==> inputs of pepper <==
// AuctionSearch
module AuctionSearch(
  input         clock,
  input         reset,
  output        io_rewardIn_0_ready,
  input         io_rewardIn_0_valid,
  input  [7:0]  io_rewardIn_0_reward,
  input  [10:0] io_rewardIn_0_idx,
  input         io_rewardIn_0_last,
  output [10:0] io_agentIdx_0,
  input  [7:0]  io_price_0,
  output        io_rewardIn_1_ready,
  input         io_rewardIn_1_valid,
  input  [7:0]  io_rewardIn_1_reward,
  input  [10:0] io_rewardIn_1_idx,
  output [10:0] io_agentIdx_1,
  input  [7:0]  io_price_1,
  output        io_rewardIn_2_ready,
  input         io_rewardIn_2_valid,
  input  [7:0]  io_rewardIn_2_reward,
  input  [10:0] io_rewardIn_2_idx,
  output [10:0] io_agentIdx_2,
  input  [7:0]  io_price_2,
  output        io_rewardIn_3_ready,
  input         io_rewardIn_3_valid,
  input  [7:0]  io_rewardIn_3_reward,
  input  [10:0] io_rewardIn_3_idx,
  output [10:0] io_agentIdx_3,
  input  [7:0]  io_price_3,
  output        io_rewardIn_4_ready,
  input         io_rewardIn_4_valid,
  input  [7:0]  io_rewardIn_4_reward,
  input  [10:0] io_rewardIn_4_idx,
  output [10:0] io_agentIdx_4,
  input  [7:0]  io_price_4,
  output        io_rewardIn_5_ready,
  input         io_rewardIn_5_valid,
  input  [7:0]  io_rewardIn_5_reward,
  input  [10:0] io_rewardIn_5_idx,
  output [10:0] io_agentIdx_5,
  input  [7:0]  io_price_5,
  output        io_rewardIn_6_ready,
  input         io_rewardIn_6_valid,
  input  [7:0]  io_rewardIn_6_reward,
  input  [10:0] io_rewardIn_6_idx,
  output [10:0] io_agentIdx_6,
  input  [7:0]  io_price_6,
  output        io_rewardIn_7_ready,
  input         io_rewardIn_7_valid,
  input  [7:0]  io_rewardIn_7_reward,
  input  [10:0] io_rewardIn_7_idx,
  output [10:0] io_agentIdx_7,
  input  [7:0]  io_price_7,
  input         io_resultOut_ready,
  output        io_resultOut_valid,
  output [10:0] io_resultOut_winner,
  output [7:0]  io_resultOut_bid
);
clock: 2.7 ns
lec_check: 0
cap_margin: 5
cell_pad_in_sites_global_placement: 2
core_aspect_ratio: 1.8
core_margin: 10
core_utilization: 60
gpl_timing_driven: 1
hold_slack_margin: 0.18
max_routing_layer: met4
setup_slack_margin: 0.48
slew_margin: 20
run.sh (not shown) runs the stock make flow with config.mk's settings and CLKGATE_MAP_FILE=.
==> tundra (differences from pepper) <==
- CAP_MARGIN: 5 -> 20
- CELL_PAD_IN_SITES_GLOBAL_PLACEMENT: 2 -> unset
- CORE_ASPECT_RATIO: 1.8 -> unset
- CORE_MARGIN: 10 -> 2
- CORE_UTILIZATION: 60 -> 71
- GPL_TIMING_DRIVEN: 1 -> unset
- HOLD_SLACK_MARGIN: 0.18 -> unset
- MAX_ROUTING_LAYER: met4 -> unset
- SETUP_SLACK_MARGIN: 0.48 -> -0.2
==> flow/constraint.sdc (replaced) <==
create_clock -name core_clock -period 2.12 [get_ports {clock}]
set_input_delay 0.4240 -clock core_clock [delete_from_list [all_inputs] [get_ports {clock}]]
set_output_delay 0.4240 -clock core_clock [all_outputs]
set_load 0.01 [all_outputs]
==> umber (differences from pepper) <==
- CAP_MARGIN: 5 -> 20
- CELL_PAD_IN_SITES_GLOBAL_PLACEMENT: 2 -> unset
- CORE_ASPECT_RATIO: 1.8 -> unset
- CORE_MARGIN: 10 -> 2
- CORE_UTILIZATION: 60 -> 71
- CTS_CLUSTER_SIZE: unset -> 33
- GPL_TIMING_DRIVEN: 1 -> unset
- HOLD_SLACK_MARGIN: 0.18 -> unset
- MAX_ROUTING_LAYER: met4 -> unset
- SETUP_SLACK_MARGIN: 0.48 -> 0.6
==> flow/constraint.sdc (replaced) <==
create_clock -name core_clock -period 2.11 [get_ports {clock}]
set_input_delay 0.4220 -clock core_clock [delete_from_list [all_inputs] [get_ports {clock}]]
set_output_delay 0.4220 -clock core_clock [all_outputs]
set_load 0.01 [all_outputs]
==> qor summary <==
| quantity | pepper | tundra | umber |
|---|---|---|---|
| Effective utilization at floorplan | 0.605 | 0.718 | 0.718 |
| Chip Height | 401 µm | 265 µm | 265 µm |
| Mean instance size in the synthesized netlist | 7.89 µm² | 7.89 µm² | 7.89 µm² |
| Total half-perimeter wirelength after legalization and detailed placement | - | 110 mm | 108 mm |
| Ys Warns | 2 | 2 | 2 |
| Die area | 0.0928 mm² | 0.0701 mm² | 0.0701 mm² |
| EDFF count, synth | 0 | 0 | 0 |
| Top-level port count | - | 344 | 344 |
| Width of the chip | 231 µm | 265 µm | 265 µm |
| Adder Share, Synth | 0.0891 | 0.0891 | 0.0891 |
| Biggest area consumer among synthesized cells | dfxtp_1 | dfxtp_1 | dfxtp_1 |
| Result of the run | did not finish | did not finish | did not finish |
| Last stage reached | global placement without I/O (3_1_place_gp_skip_io) | clock tree synthesis (4_1_cts) | global routing (5_1_grt) |
| Placed cell count | - | 7711 | 7723 |
| Setup Slack @ Placement | - | -1.29 ns | -1.26 ns |
| Core Box Area | 0.0798 mm² | 0.0673 mm² | 0.0673 mm² |
| PortBufs | - | 340 | 340 |
| Placer congestion estimate | - | 0.962 | 0.974 |
| Synth top area share | 0.414 | 0.414 | 0.414 |
| Post-placement cell area | - | 0.0586 mm² | 0.0594 mm² |
| Number of different library cells in the post-synthesis netlist | 79 | 79 | 79 |
| Yosys stat chip area | 0.0483 mm² | 0.0483 mm² | 0.0483 mm² |
| Cell row count | 139 | 95 | 95 |
| Number of instances in the synthesized netlist | 6125 | 6125 | 6125 |

---

==> 04-18: inputs <==
Starting RTL as in the previous note.
Settings: LEC_CHECK=0, ABC_AREA=1, CAP_MARGIN=20, CORE_ASPECT_RATIO=0.9, CORE_MARGIN=2, CORE_UTILIZATION=72, CTS_CLUSTER_DIAMETER=249, CTS_CLUSTER_SIZE=100, MAX_ROUTING_LAYER=met4, PLACE_DENSITY_LB_ADDON=0.02, SETUP_SLACK_MARGIN=0.18, SLEW_MARGIN=20; clock period 2.15 ns.
==> 01-01: changes against 04-18 <==
- CORE_ASPECT_RATIO: 0.9 -> not set
- CORE_UTILIZATION: 72 -> 68
- CTS_CLUSTER_DIAMETER: 249 -> not set
- CTS_CLUSTER_SIZE: 100 -> not set
- MAX_ROUTING_LAYER: met4 -> not set
- PLACE_DENSITY: not set -> 0.6
- PLACE_DENSITY_LB_ADDON: 0.02 -> not set
- SETUP_SLACK_MARGIN: 0.18 -> not set
==> flow/constraint.sdc (replaced) <==
create_clock -name core_clock -period 3.25 [get_ports {clock}]
set_input_delay 0.6500 -clock core_clock [delete_from_list [all_inputs] [get_ports {clock}]]
set_output_delay 0.6500 -clock core_clock [all_outputs]
set_load 0.01 [all_outputs]
==> 11-07: changes against 04-18 <==
- ABC_AREA: 1 -> not set
- CORE_ASPECT_RATIO: 0.9 -> not set
- CORE_UTILIZATION: 72 -> 40
- CTS_CLUSTER_DIAMETER: 249 -> not set
- CTS_CLUSTER_SIZE: 100 -> not set
- HOLD_SLACK_MARGIN: not set -> -0.05
- MAX_ROUTING_LAYER: met4 -> not set
- MIN_ROUTING_LAYER: not set -> met2
- PLACE_DENSITY_LB_ADDON: 0.02 -> not set
- SETUP_SLACK_MARGIN: 0.18 -> not set
- SLEW_MARGIN: 20 -> 35
==> flow/constraint.sdc (replaced) <==
create_clock -name core_clock -period 4.0 [get_ports {clock}]
set_input_delay 0.8000 -clock core_clock [delete_from_list [all_inputs] [get_ports {clock}]]
set_output_delay 0.8000 -clock core_clock [all_outputs]
set_load 0.01 [all_outputs]
==> qor summary <==
metric	11-07	01-01	04-18
Run status	complete, no violations	complete, no violations	aborted with a tool error
Failing step	-	-	global routing
Proportion of cell area spent on the clock network	6.39%	5.88%	-
Hold WS	0.403 ns	0.446 ns	-
Worst flop-to-flop path endpoint	search.compRegs_1_0_runningBid[2]$_SDFFE_PP0N_	search.compRegs_3_0_runningBid[0]$_SDFFE_PP0N_	-
Sequential cell area	20000 sq um	20000 sq um	-
Multiplexer share	3.42%	0%	0%
Top layer used by detailed routing	met5	met5	-
Worst-margin pin slew	0.966 ns	0.992 ns	-
Data-path buffer share of cell area in the final layout	8.03%	7.63%	-
Number of rows in the core area	127	100	92
Number of instances in the placed design	7789	8295	8727
Cell count listed in synth_stat.txt	6125	7304	7304
Switching pwr	6.42 mW	9.49 mW	-
Static Leakage	22.4 nW	27.6 nW	-
Worst vdd rail ir drop	0.000401 V	0.000428 V	-
Endpoint of the worst hold-timing path	search.compRegs_0_7_oldPrice[5]$_SDFFE_PP0P_	search.compRegs_0_7_oldPrice[1]$_SDFFE_PP0P_	-
AND-OR/OR-AND Cells, Area Fraction	19.2%	20.5%	20.5%
Internal power	17.6 mW	22.3 mW	-
Register share of total power	44.0%	42.5%	-
Setup repair bufs after CTS	0	3	26
Startpoint of the worst register-to-register path	search.compRegs_0_0_benefit[0]$_SDFFE_PP0P_	search.compRegs_2_1_benefit[1]$_SDFFE_PP0N_	-
Area fraction in full adders, half adders and majority gates	8.91%	8.41%	8.41%
Multi-input combinational cell count	4426	4988	-
Cells resized by post-CTS repair	7	12	437

---

==> run X: inputs <==
AuctionSearch again, from the RTL that the note above started with.
clock: 2.15 ns
lec_check: 0
abc_area: 1
cap_margin: 20
core_margin: 2
core_utilization: 72
cts_cluster_diameter: 249
max_routing_layer: met4
place_density: 0.36
setup_slack_margin: 0.18
slew_margin: 20
==> inputs of run C, as changes to run X <==
ABC_AREA = unset   (was 1)
CAP_MARGIN = 25   (was 20)
CTS_CLUSTER_DIAMETER = unset   (was 249)
GPL_ROUTABILITY_DRIVEN = 0   (was unset)
HOLD_SLACK_MARGIN = 0.29   (was unset)
MIN_ROUTING_LAYER = met1   (was unset)
PLACE_DENSITY = unset   (was 0.36)
SETUP_SLACK_MARGIN = 0.52   (was 0.18)
TNS_END_PERCENT = 25   (was unset)
==> flow/constraint.sdc (replaced) <==
create_clock -name core_clock -period 4.56 [get_ports {clock}]
set_input_delay 0.9120 -clock core_clock [delete_from_list [all_inputs] [get_ports {clock}]]
set_output_delay 0.9120 -clock core_clock [all_outputs]
set_load 0.01 [all_outputs]
==> impl_metrics.ini <==
; yosys + openroad results
[place]
dpl_cell_area_um2 = 59300

[yosys]
synthAdderAreaFrac_pct = 8.41
synth_area_um2 = 51200
ys_sh_xor_pct = 0.582
topCellsByArea = dfxtp_1 39%, nand2_1 11%, o21ai_0 9.2%
common_cells = 1497 x nand2_1, 998 x dfxtp_1, 944 x o21ai_0
yosys_area_um2 = 51200
syn-instance-count = 7304

[status]
status = aborted with a tool error
failed_stage = global routing (5_1_grt)
stop_error = [ERROR GRT-0232] Routing congestion too high. Check the congestion heatmap in the GUI.

[floorplan]
fp.dieH_um = 271

[grt]
met3_usage_pct = 53.6
That was run X.
==> impl_metrics.ini <==
; physical design summary
[place]
dpl_cell_area_um2 = 51900

[worst_setup_path]
reg2reg_depth = 14

[cells_and_area]
clock_buffers = 144

[grt]
met3_usage_pct = 5.56
grt_pass1_vias = 40100

[pwr]
seqPwrFrac_pct = 45.6
comb_cell_power_mw = 2.53

[yosys]
edf_count = 0
common_cells = 1579 x nand2_1, 998 x dfxtp_1, 865 x a21oi_1
syn-instance-count = 6125
synth_area_um2 = 48300
ys_sh_xor_pct = 2.38
yosys_area_um2 = 48300

[routing]
routed-wl-met3_mm = 9.79

[floorplan]
fp.dieH_um = 263

[timing]
finalMaxSlewViolations = 0

[status]
status = timing/DRC/antenna clean
That was run C.
No activity file was given, so power comes from the tool's default toggle rates.
